==> v30 <==
==> flow/design.v (excerpt) <==
module ws2812_top(input clk, input reset, input spi_valid, input spi_data, output led);
	parameter NUM_LEDS = 32;
	localparam NUM_BITS = NUM_LEDS*24;
	reg switch;
	wire q1,q2;
	reg[12:0] writeCount;
	wire read;	
	wire write ;		   	   
	wire empty1, empty2;
	reg justSwitched;
	bit_fifo #(.DEPTH(NUM_BITS)) fifo1(
		.clk(clk),
		.reset(reset),
		.din(spi_data),
		.wr_en(spi_valid & ~switch & write),
		.rd_en(read & switch),
		.q(q1),
		.empty(empty1),
		.full()
	);	   
	bit_fifo #(.DEPTH(NUM_BITS)) fifo2(
		.clk(clk),
		.reset(reset),
		.din(spi_data),
		.wr_en(spi_valid & switch & write),
		.rd_en(read & ~switch),
		.q(q2),
		.empty(empty2),
		.full()
	);		  
	wire readData;
	assign readData = switch ? q1 : q2;
	wire empty;
	assign empty = switch ? empty1 : empty2;
	wire ledFinished;  
	wire readDriver;
	assign read = readDriver | justSwitched;
	ledDriver ledDriver_inst(
		.clk(clk),
		.reset(reset),
		.led(led),
		.data(readData),   
		.lastBit(empty),
		.start(justSwitched),
		.finish(ledFinished),
		.read(readDriver)				  
	);
	reg ledRealFinished;
	reg firstRun;
	always @(posedge clk) begin
		if (reset) begin
			firstRun <= 1;		 
			ledRealFinished <= 1;
		end else begin
			if (justSwitched) begin
				firstRun <= 0;				
			end
			if (ledFinished)
				ledRealFinished <= 1;
			else if (justSwitched)
				ledRealFinished <= 0;
		end
	end
	reg spiFinished;
	reg seenSwitch;
	assign write = ~spiFinished | (seenSwitch!=switch);	
	wire spiRealFinished;
	assign spiRealFinished = spiFinished & (seenSwitch==switch);
	always @(posedge clk) begin
		if (reset) begin 
			writeCount <= 0;
			spiFinished <= 0;
			seenSwitch <= 0;
		end else if (spi_valid) begin
			if (writeCount==NUM_BITS-1) begin   
  ...
==> flow/config.mk <==
export PLATFORM = sky130hd
export DESIGN_NAME = ws2812_top
export DESIGN_NICKNAME = ws2812_top
export VERILOG_FILES = /design/flow/design.v
export SDC_FILE = /design/flow/constraint.sdc
export NUM_CORES = 4
export LEC_CHECK = 0
export CAP_MARGIN = 20
export CORE_MARGIN = 2
export CORE_UTILIZATION = 66
export PLACE_DENSITY = 0.6
export SLEW_MARGIN = 20
==> flow/constraint.sdc <==
create_clock -name core_clock -period 13.5 [get_ports {clk}]
set_input_delay 2.7000 -clock core_clock [delete_from_list [all_inputs] [get_ports {clk}]]
set_output_delay 2.7000 -clock core_clock [all_outputs]
set_load 0.01 [all_outputs]
run.sh (not shown) runs the stock make flow with config.mk's settings and CLKGATE_MAP_FILE=.
==> inputs of v22, as changes to v30 <==
- CAP_MARGIN: 20 -> 40
- CORE_ASPECT_RATIO: default -> 1.33
- CORE_UTILIZATION: 66 -> 72
- CTS_CLUSTER_SIZE: default -> 72
- GPL_ROUTABILITY_DRIVEN: default -> 1
- PLACE_DENSITY: 0.6 -> default
- PLACE_DENSITY_LB_ADDON: default -> 0.0
- SETUP_SLACK_MARGIN: default -> 2.15
==> flow/constraint.sdc (replaced) <==
create_clock -name core_clock -period 7.51 [get_ports {clk}]
set_input_delay 1.5020 -clock core_clock [delete_from_list [all_inputs] [get_ports {clk}]]
set_output_delay 1.5020 -clock core_clock [all_outputs]
set_load 0.01 [all_outputs]
==> inputs of v6, as changes to v30 <==
- CORE_UTILIZATION: 66 -> 45
==> qor summary <==
|  | v22 | v6 | v30 |
|---|---|---|---|
| Outcome | complete, no violations | complete, no violations | complete, no violations |
| Comb. cell area | 21200 µm² | 21200 µm² | 21200 µm² |
| Design area | 78100 µm² | 78800 µm² | 77600 µm² |
| Met1 global-route usage | 0.416 | 0.316 | 0.498 |
| Power share of the combinational group | 0.014 | 0.013 | 0.013 |
| Rows | 133 | 146 | 120 |
| Vias in the first global route | 43.5k | 41.6k | 41.6k |
| Number of well taps | 1282 | 2072 | 1403 |
| Static power due to leakage | 23.0 nW | 22.9 nW | 22.7 nW |
| Endpoint of the lowest-slack register-to-register path | fifo1.count[8]$_SDFFE_PP0P_ | fifo2.q$_SDFFE_PP0P_ | fifo2.q$_SDFFE_PP0P_ |
| Dpl hpwl | 101 mm | 104 mm | 100 mm |
| Post-synthesis to final-layout area growth | 9.27% | 10.3% | 8.58% |
| DIE WIDTH | 277 µm | 402 µm | 333 µm |
| Switching power | 3.48 mW | 2.10 mW | 2.01 mW |
| Total track usage | 0.351 | 0.223 | 0.324 |
| Worst Tran Pin Value | 1.20 ns | 1.13 ns | 1.17 ns |
| Post-detailed-route wirelength per cell | 27.2 µm | 25.0 µm | 27.2 µm |
| Total number of warnings across the stage logs | 49 | 54 | 56 |
| Worst rel slew slack | 0.200 | 0.244 | 0.221 |
| Count of clock-net buffers in the final layout | 191 | 234 | 227 |
No activity file was given, so power comes from the tool's default toggle rates.
